== job 9085 ==
## USER_PRJ1
module USER_PRJ1 #( parameter pADDR_WIDTH   = 12,
                   parameter pDATA_WIDTH   = 32
                 )
(
  output wire                        awready,
  output wire                        arready,
  output wire                        wready,
  output wire                        rvalid,
  output wire  [(pDATA_WIDTH-1) : 0] rdata,
  input  wire                        awvalid,
  input  wire                [11: 0] awaddr,
  input  wire                        arvalid,
  input  wire                [11: 0] araddr,
  input  wire                        wvalid,
  input  wire  [(pDATA_WIDTH-1) : 0] wdata,
  input  wire                        rready,
  input  wire                        ss_tvalid,
  input  wire  [(pDATA_WIDTH-1) : 0] ss_tdata,
  input  wire                        sm_tready,
  output wire                        ss_tready,
  output wire                        sm_tvalid,
  output wire  [(pDATA_WIDTH-1) : 0] sm_tdata,
  input  wire                        axi_clk,
  input  wire                        axi_reset_n
);
wire [3:0]  tap_WE;
wire        tap_EN;
wire [11:0] tap_A;
wire [31:0] tap_Di, tap_Do;
bram11 tap_ram(
    .clk(axi_clk),
    .we(|tap_WE),
    .re(tap_EN),
    .waddr(tap_A),
    .raddr(tap_A),
    .wdi(tap_Di),
    .rdo(tap_Do)
);
wire [3:0]  data_WE;
wire        data_EN;
  ...
clock: 9.0 ns
lec_check: 0
cap_margin: 20
cell_pad_in_sites_detail_placement: 2
cell_pad_in_sites_global_placement: 3
core_aspect_ratio: 0.81
core_margin: 2
core_utilization: 40
gpl_routability_driven: 1
hold_slack_margin: 0.16
max_routing_layer: met4
slew_margin: 20
run.sh (not shown) runs the stock make flow with config.mk's settings and CLKGATE_MAP_FILE=.
The following lists how job 8616 was set up differently from job 9085:
Settings: changing CORE_UTILIZATION from 40 to 51; removing GPL_ROUTABILITY_DRIVEN (formerly 1); setting ABC_AREA to 1 for the first time; removing HOLD_SLACK_MARGIN (formerly 0.16); setting TNS_END_PERCENT to 10 for the first time; removing CORE_ASPECT_RATIO (formerly 0.81); removing CELL_PAD_IN_SITES_DETAIL_PLACEMENT (formerly 2); removing MAX_ROUTING_LAYER (formerly met4); removing CELL_PAD_IN_SITES_GLOBAL_PLACEMENT (formerly 3); changing the clock period (ns, I/O delays scaled along) from 9.0 to 5.78.
==> results <==
- Out of job 9085 and job 8616, the only run to close with the timing, DRC and antenna checks passing was job 9085.
- Finished, but not clean: job 8616, with setup timing.
- Lower fraction of area in clock buffers and inverters among job 9085 and job 8616: job 8616
- [compare] base=job 9085 new=job 8616: sequential share of cell area fell 3.8 points; number of multi-input logic gates went up by 39%; post-placement setup slack now smaller.
- Against job 9085, job 8616 comes in 71 um lower on horizontal die size.
- Count of inserted antenna diode cells, job 9085 and job 8616, lower one = job 8616.
- Job 8616 gives less average instance area after synthesis than job 9085 did.
- Comparing via count for job 9085 and job 8616, the smaller number came from job 9085.
- Where total die size is concerned, job 9085 is outperformed by job 8616.
Changes in job 8792 relative to job 8616:
Settings: an added PLACE_DENSITY of 0.4; a change of CORE_UTILIZATION from 51 to 72; a deleted TNS_END_PERCENT that had been 10; a deleted ABC_AREA that had been 1; a change of the clock period (ns, I/O delays scaled along) from 5.78 to 5.61.
==> comparison <==
- [flow] job 8792 | stages: complete | final checks: fail | reason: setup timing
- Worst setup slack delta (job 8792 − job 8616): unfavourable
- The met1 usage in global routing in job 8792 sits 9.5 points above the value recorded for job 8616.
- Summary of job 8792 over job 8616: clock transition at the registers of the reported paths comparable; normalized max-slew margin now smaller; total of cells resized after clock tree synthesis now larger; xor and xnor fraction of the mapped netlist area now larger.

* * *

Starting RTL as in the previous note.
Design USER_PRJ1, start of the top module:
module USER_PRJ1 #( parameter pADDR_WIDTH   = 12,
                   parameter pDATA_WIDTH   = 32
                 )
(
  output wire                        awready,
  output wire                        arready,
  output wire                        wready,
  output wire                        rvalid,
  output wire  [(pDATA_WIDTH-1) : 0] rdata,
  input  wire                        awvalid,
  input  wire                [11: 0] awaddr,
  input  wire                        arvalid,
  input  wire                [11: 0] araddr,
  input  wire                        wvalid,
  input  wire  [(pDATA_WIDTH-1) : 0] wdata,
  input  wire                        rready,
  input  wire                        ss_tvalid,
  input  wire  [(pDATA_WIDTH-1) : 0] ss_tdata,
  input  wire                        sm_tready,
  output wire                        ss_tready,
  output wire                        sm_tvalid,
  output wire  [(pDATA_WIDTH-1) : 0] sm_tdata,
  input  wire                        axi_clk,
  input  wire                        axi_reset_n
);
clock: 7.79 ns
lec_check: 0
cap_margin: 20
cell_pad_in_sites_detail_placement: 2
cell_pad_in_sites_global_placement: 3
core_aspect_ratio: 0.6
core_margin: 2
core_utilization: 40
cts_cluster_diameter: 316
gpl_routability_driven: 1
hold_slack_margin: 0.16
max_routing_layer: met5
slew_margin: 15
tns_end_percent: 90
The starting point completed without violations.
Rerun with:
==> flow/config.mk (replaced) <==
export PLATFORM = sky130hd
export DESIGN_NAME = USER_PRJ1
export DESIGN_NICKNAME = USER_PRJ1
export VERILOG_FILES = /design/flow/design.v
export SDC_FILE = /design/flow/constraint.sdc
export NUM_CORES = 4
export LEC_CHECK = 0
export CAP_MARGIN = 20
export CORE_MARGIN = 2
export CORE_UTILIZATION = 40
export SLEW_MARGIN = 20
==> flow/constraint.sdc (replaced) <==
create_clock -name core_clock -period 9.0 [get_ports {axi_clk}]
set_input_delay 1.8000 -clock core_clock [delete_from_list [all_inputs] [get_ports {axi_clk}]]
set_output_delay 1.8000 -clock core_clock [all_outputs]
set_load 0.01 [all_outputs]
The new run went through all stages and came out clean; maximum frequency went down by 10%; die size barely changes; clock-buffer cell count goes up by 11; flip-flop count stays the same; register-to-register slack is better by 0.36 ns; design area goes down by 2.7%; synthesized cell count stays the same.

* * *

Setup of lane 1:
Starting RTL as in the previous note.
// USER_PRJ1
module USER_PRJ1 #( parameter pADDR_WIDTH   = 12,
                   parameter pDATA_WIDTH   = 32
                 )
(
  output wire                        awready,
  output wire                        arready,
  output wire                        wready,
  output wire                        rvalid,
  output wire  [(pDATA_WIDTH-1) : 0] rdata,
  input  wire                        awvalid,
  input  wire                [11: 0] awaddr,
  input  wire                        arvalid,
  input  wire                [11: 0] araddr,
  input  wire                        wvalid,
  input  wire  [(pDATA_WIDTH-1) : 0] wdata,
  input  wire                        rready,
  input  wire                        ss_tvalid,
  input  wire  [(pDATA_WIDTH-1) : 0] ss_tdata,
  input  wire                        sm_tready,
  output wire                        ss_tready,
  output wire                        sm_tvalid,
  output wire  [(pDATA_WIDTH-1) : 0] sm_tdata,
  input  wire                        axi_clk,
  input  wire                        axi_reset_n
);
wire [3:0]  tap_WE;
wire        tap_EN;
wire [11:0] tap_A;
wire [31:0] tap_Di, tap_Do;
bram11 tap_ram(
    .clk(axi_clk),
    .we(|tap_WE),
    .re(tap_EN),
    .waddr(tap_A),
    .raddr(tap_A),
    .wdi(tap_Di),
    .rdo(tap_Do)
);
wire [3:0]  data_WE;
wire        data_EN;
wire [11:0] data_A;
wire [31:0] data_Di, data_Do;
bram11 data_ram(
  ...
clock: 4.8 ns
lec_check: 0
cap_margin: 20
cell_pad_in_sites_detail_placement: 0
cell_pad_in_sites_global_placement: 0
core_margin: 2
core_utilization: 72
cts_cluster_size: 42
gpl_routability_driven: 0
max_routing_layer: met5
min_routing_layer: met1
place_density: 0.36
setup_slack_margin: 0.18
slew_margin: 20
tns_end_percent: 10
STATUS run=lane 1 STAGES=ALL_DONE FINAL_CHECKS=FAILED CAUSE=setup timing
diff inputs: lane 1 => lane 2
Settings: PLACE_DENSITY removed (was 0.36); SETUP_SLACK_MARGIN changed from 0.18 to 0.76; the clock period (ns, I/O delays scaled along) changed from 4.8 to 6.38.
==> comparison <==
Wire length of the first global-routing pass is lower on lane 2
No crash in lane 1: every stage finished, but the layout fails its final checks due to setup timing.
Every stage of lane 2 finished as expected; the final checks, on the other hand, flagged setup timing, which means the layout fails.
Lane 2 ended up with reg2reg as its type of the worst min-delay path; lane 1 ended up with in2async.
Wire length per cell after detailed routing | lane 2 below lane 1
[lane 2 vs lane 1] via density per instance: lower in lane 2
Comparing lane 1 against lane 2, there is no change at all in horizontal extent of the die.
Lane 2 vs lane 1 — count of nets after finishing dropped slightly
Lane 2 vs lane 1 — area of the multi-input gates dropped about 1%.
Per the comparison of lane 2 with lane 1, final area moved down.
When lane 2 is set beside lane 1, its global-route usage over all layers turns out to be 1.4 points smaller.
Relative to lane 2, the following input files were edited for lane 3:
Settings: setting PLACE_DENSITY to 0.36 for the first time; removing GPL_ROUTABILITY_DRIVEN (formerly 0); removing CELL_PAD_IN_SITES_GLOBAL_PLACEMENT (formerly 0); removing SETUP_SLACK_MARGIN (formerly 0.76); changing CTS_CLUSTER_SIZE from 42 to 44; removing MIN_ROUTING_LAYER (formerly met1); removing MAX_ROUTING_LAYER (formerly met5); removing CELL_PAD_IN_SITES_DETAIL_PLACEMENT (formerly 0); removing TNS_END_PERCENT (formerly 10); setting ABC_AREA to 0 for the first time; changing the clock period (ns, I/O delays scaled along) from 6.38 to 4.86.
Findings:
- Lane 3 finished every stage; the final checks, however, were not passed, the failures being setup timing.
- The core of lane 3 is more densely filled than that of lane 2.
- Per-cell routed wire length is lower on lane 2
- In the reports for lane 2 and lane 3, the smaller non-clock buffer count belongs to lane 2.
Setup changes, lane 3 to lane 4
Settings: CTS_CLUSTER_SIZE no longer set, was 44; SETUP_SLACK_MARGIN now 1.69, previously not set; ABC_AREA no longer set, was 0; PLACE_DENSITY no longer set, was 0.36; CORE_UTILIZATION now 56, was 72; the clock period (ns, I/O delays scaled along) now 6.36, was 4.86.
[summary]
Taking lane 3 as the reference, in lane 4 first-pass GRT wire length went down; starting DRC count in detailed routing went down.
From lane 3 to lane 4 the numbers moved as follows: final area increased 1.8%; global-route met3 utilization decreased 3.9 points.
Comparing lane 4 and lane 3, initial antenna violation count is higher on lane 4.
On core outline area: lane 4 sits above lane 3.
Compare lane 4 and lane 3 | net total in the final layout higher: lane 4
Complete run, failing final checks: lane 4, reason setup timing.

* * *

== job 105 ==
Starting RTL as in the previous note.
## USER_PRJ1
module USER_PRJ1 #( parameter pADDR_WIDTH   = 12,
                   parameter pDATA_WIDTH   = 32
                 )
(
  output wire                        awready,
  output wire                        arready,
  output wire                        wready,
  output wire                        rvalid,
  output wire  [(pDATA_WIDTH-1) : 0] rdata,
  input  wire                        awvalid,
  input  wire                [11: 0] awaddr,
  input  wire                        arvalid,
  input  wire                [11: 0] araddr,
  input  wire                        wvalid,
  input  wire  [(pDATA_WIDTH-1) : 0] wdata,
  input  wire                        rready,
  input  wire                        ss_tvalid,
  input  wire  [(pDATA_WIDTH-1) : 0] ss_tdata,
  input  wire                        sm_tready,
  output wire                        ss_tready,
  output wire                        sm_tvalid,
  output wire  [(pDATA_WIDTH-1) : 0] sm_tdata,
  input  wire                        axi_clk,
  input  wire                        axi_reset_n
);
wire [3:0]  tap_WE;
wire        tap_EN;
wire [11:0] tap_A;
wire [31:0] tap_Di, tap_Do;
bram11 tap_ram(
    .clk(axi_clk),
    .we(|tap_WE),
    .re(tap_EN),
    .waddr(tap_A),
    .raddr(tap_A),
    .wdi(tap_Di),
    .rdo(tap_Do)
);
wire [3:0]  data_WE;
wire        data_EN;
wire [11:0] data_A;
wire [31:0] data_Di, data_Do;
bram11 data_ram(
    .clk(axi_clk),
    .we(|data_WE),
    .re(data_EN),
    .waddr(data_A),
    .raddr(data_A),
    .wdi(data_Di),
    .rdo(data_Do)
);
fir inst_fir(
    .awready(awready),
    .wready(wready),
    .awvalid(awvalid),
    .awaddr(awaddr),
    .wvalid(wvalid),
    .wdata(wdata),
    .arready(arready),
    .rready(rready),
    .arvalid(arvalid),
    .araddr(araddr),
    .rvalid(rvalid),
    .rdata(rdata),    
    .ss_tvalid(ss_tvalid), 
    .ss_tdata(ss_tdata), 
    .ss_tlast(1'b0),
    .ss_tready(ss_tready), 
    .sm_tready(sm_tready), 
    .sm_tvalid(sm_tvalid), 
    .sm_tdata(sm_tdata), 
    .tap_WE(tap_WE),
    .tap_EN(tap_EN),
    .tap_Di(tap_Di),
    .tap_A(tap_A),
    .tap_Do(tap_Do),
    .data_WE(data_WE),
    .data_EN(data_EN),
    .data_Di(data_Di),
    .data_A(data_A),
    .data_Do(data_Do),
    .axis_clk(axi_clk),
  ...
Settings: LEC_CHECK=0, ABC_AREA=1, CAP_MARGIN=20, CORE_MARGIN=2, CORE_UTILIZATION=72, CTS_CLUSTER_SIZE=90, PLACE_DENSITY_LB_ADDON=0.2, SLEW_MARGIN=20; clock period 4.77 ns.
Completing all stages was not enough for job 105: its layout failed the final checks because of setup timing.
Relative to job 105, the following input files were edited for job 101:
- a deleted PLACE_DENSITY_LB_ADDON that had been 0.2
- a deleted ABC_AREA that had been 1
- a change of CORE_UTILIZATION from 72 to 31
- a deleted CTS_CLUSTER_SIZE that had been 90
- a change of the clock period (ns, I/O delays scaled along) from 4.77 to 8.59
Notes after the runs:
Job 101 went all the way through synthesis, placement and routing and the layout is clean on timing, DRC and antenna.
Sequential share of layout area, job 105 and job 101: lower on job 105
Comparing job 105 and job 101, the lower final cell area excluding filler cells was measured on job 101.
Job 101 vs job 105, area added between synthesis and finish went down by 5.1 points.
Of job 101 and job 105, it is job 101 that has the higher arrival time at the worst endpoint.

* * *

north:
USER_PRJ1 again, from the RTL that the note above started with.
clock: 5.33 ns
lec_check: 0
cap_margin: 40
core_margin: 2
core_utilization: 70
cts_cluster_size: 50
setup_slack_margin: 1.33
slew_margin: 20
Status north: flow complete, layout not clean - negative setup slack
#### Input delta (south over north)
- swapping 70 for 72 in CORE_UTILIZATION
- clearing CTS_CLUSTER_SIZE, which used to be 50
- swapping 40 for 20 in CAP_MARGIN
- clearing SETUP_SLACK_MARGIN, which used to be 1.33
- swapping 5.33 for 6.84 in the clock period (ns, I/O delays scaled along)
--- outcome ---
- Number of logic stages on the critical path including buffering shrinks by more than 10% when moving from north to south.
- Taking north as the reference point, the final area of south falls by about 4%.
- Compared to north, south leaves more free space in the core.
- Status south: flow complete, layout not clean - negative setup slack
- Complete run, failing final checks: north, reason negative setup slack.
- south ends up with lower number of global-route vias before repair than north does.
- Taking north as the reference, in south via-per-instance ratio ~0 delta; worst reg2reg path depth dropped 4.
- Total negative slack: south > north
For east, these inputs were changed with respect to south:
- swapping 72 for 56 in CORE_UTILIZATION
- putting SETUP_SLACK_MARGIN at 2.82 where nothing was set
- swapping 6.84 for 10.2 in the clock period (ns, I/O delays scaled along)
### Flow results
- east: no failed stages, no open violations at the end
- When east is measured against south, its count of clock-buffer cells in the layout turns out 20 higher.
- east -> south: post-synthesis cell count from yosys delta 0, exact match
- Number of gates resized after cts up 10 in east wrt south
- Compared with south, east shows met3 usage in global routing lower by 1.2 points.
- Area of the multi-input gates: east < south
- Diff south -> east: pre-placement core utilization now smaller, routed wire length now larger, number of failing setup endpoints in the final timing report went down 3.
- Relative to south, east improves post-detailed-placement half-perimeter wirelength.

* * *

Starting RTL as in the previous note.
==> flow/config.mk <==
export PLATFORM = sky130hd
export DESIGN_NAME = USER_PRJ1
export DESIGN_NICKNAME = USER_PRJ1
export VERILOG_FILES = /design/flow/design.v
export SDC_FILE = /design/flow/constraint.sdc
export NUM_CORES = 4
export LEC_CHECK = 0
export ABC_AREA = 1
export CAP_MARGIN = 20
export CELL_PAD_IN_SITES_DETAIL_PLACEMENT = 1
export CELL_PAD_IN_SITES_GLOBAL_PLACEMENT = 0
export CORE_MARGIN = 3
export CORE_UTILIZATION = 72
export MAX_ROUTING_LAYER = met4
export PLACE_DENSITY_LB_ADDON = 0.05
export SLEW_MARGIN = 0
==> flow/constraint.sdc <==
create_clock -name core_clock -period 8.76 [get_ports {axi_clk}]
set_input_delay 1.7520 -clock core_clock [delete_from_list [all_inputs] [get_ports {axi_clk}]]
set_output_delay 1.7520 -clock core_clock [all_outputs]
set_load 0.01 [all_outputs]
The first run stopped in detailed placement (3_5_place_dp), error DPL-0033.
Rerun with:
Settings changed: ABC_AREA 1 to unset, CELL_PAD_IN_SITES_DETAIL_PLACEMENT 1 to unset, CELL_PAD_IN_SITES_GLOBAL_PLACEMENT 0 to unset, CORE_MARGIN 3 to 2, CTS_CLUSTER_SIZE set to 42, MAX_ROUTING_LAYER met4 to unset, PLACE_DENSITY set to 0.67, PLACE_DENSITY_LB_ADDON 0.05 to unset, SETUP_SLACK_MARGIN set to -0.16, SLEW_MARGIN 0 to 20.
Clock period 8.76 ns to 6.4 ns, I/O delays scaled along.
With this change the flow ran to the end with violations: setup timing. Die size fell by 6.3%. Area after synthesis fell by 4.9%. Synthesized cell count fell by 27%.
Rerun with:
Settings changed: CTS_CLUSTER_SIZE 42 to 43, PLACE_DENSITY 0.67 to 0.66, SETUP_SLACK_MARGIN -0.16 to 1.72.
Clock period 6.4 ns to 5.99 ns, I/O delays scaled along.
After rerunning: The new run ran to the end with violations: setup timing; final area climbs by 2.4%; core utilization climbs by 2.0 points; global-route usage climbs by 2.8 points; area after synthesis does not change; final cell count climbs by 1.4%; hold slack gets worse by 0.028 ns; non-clock buffer count climbs by 67; via count climbs by 4.5%; routed wire length climbs by 8.5%.
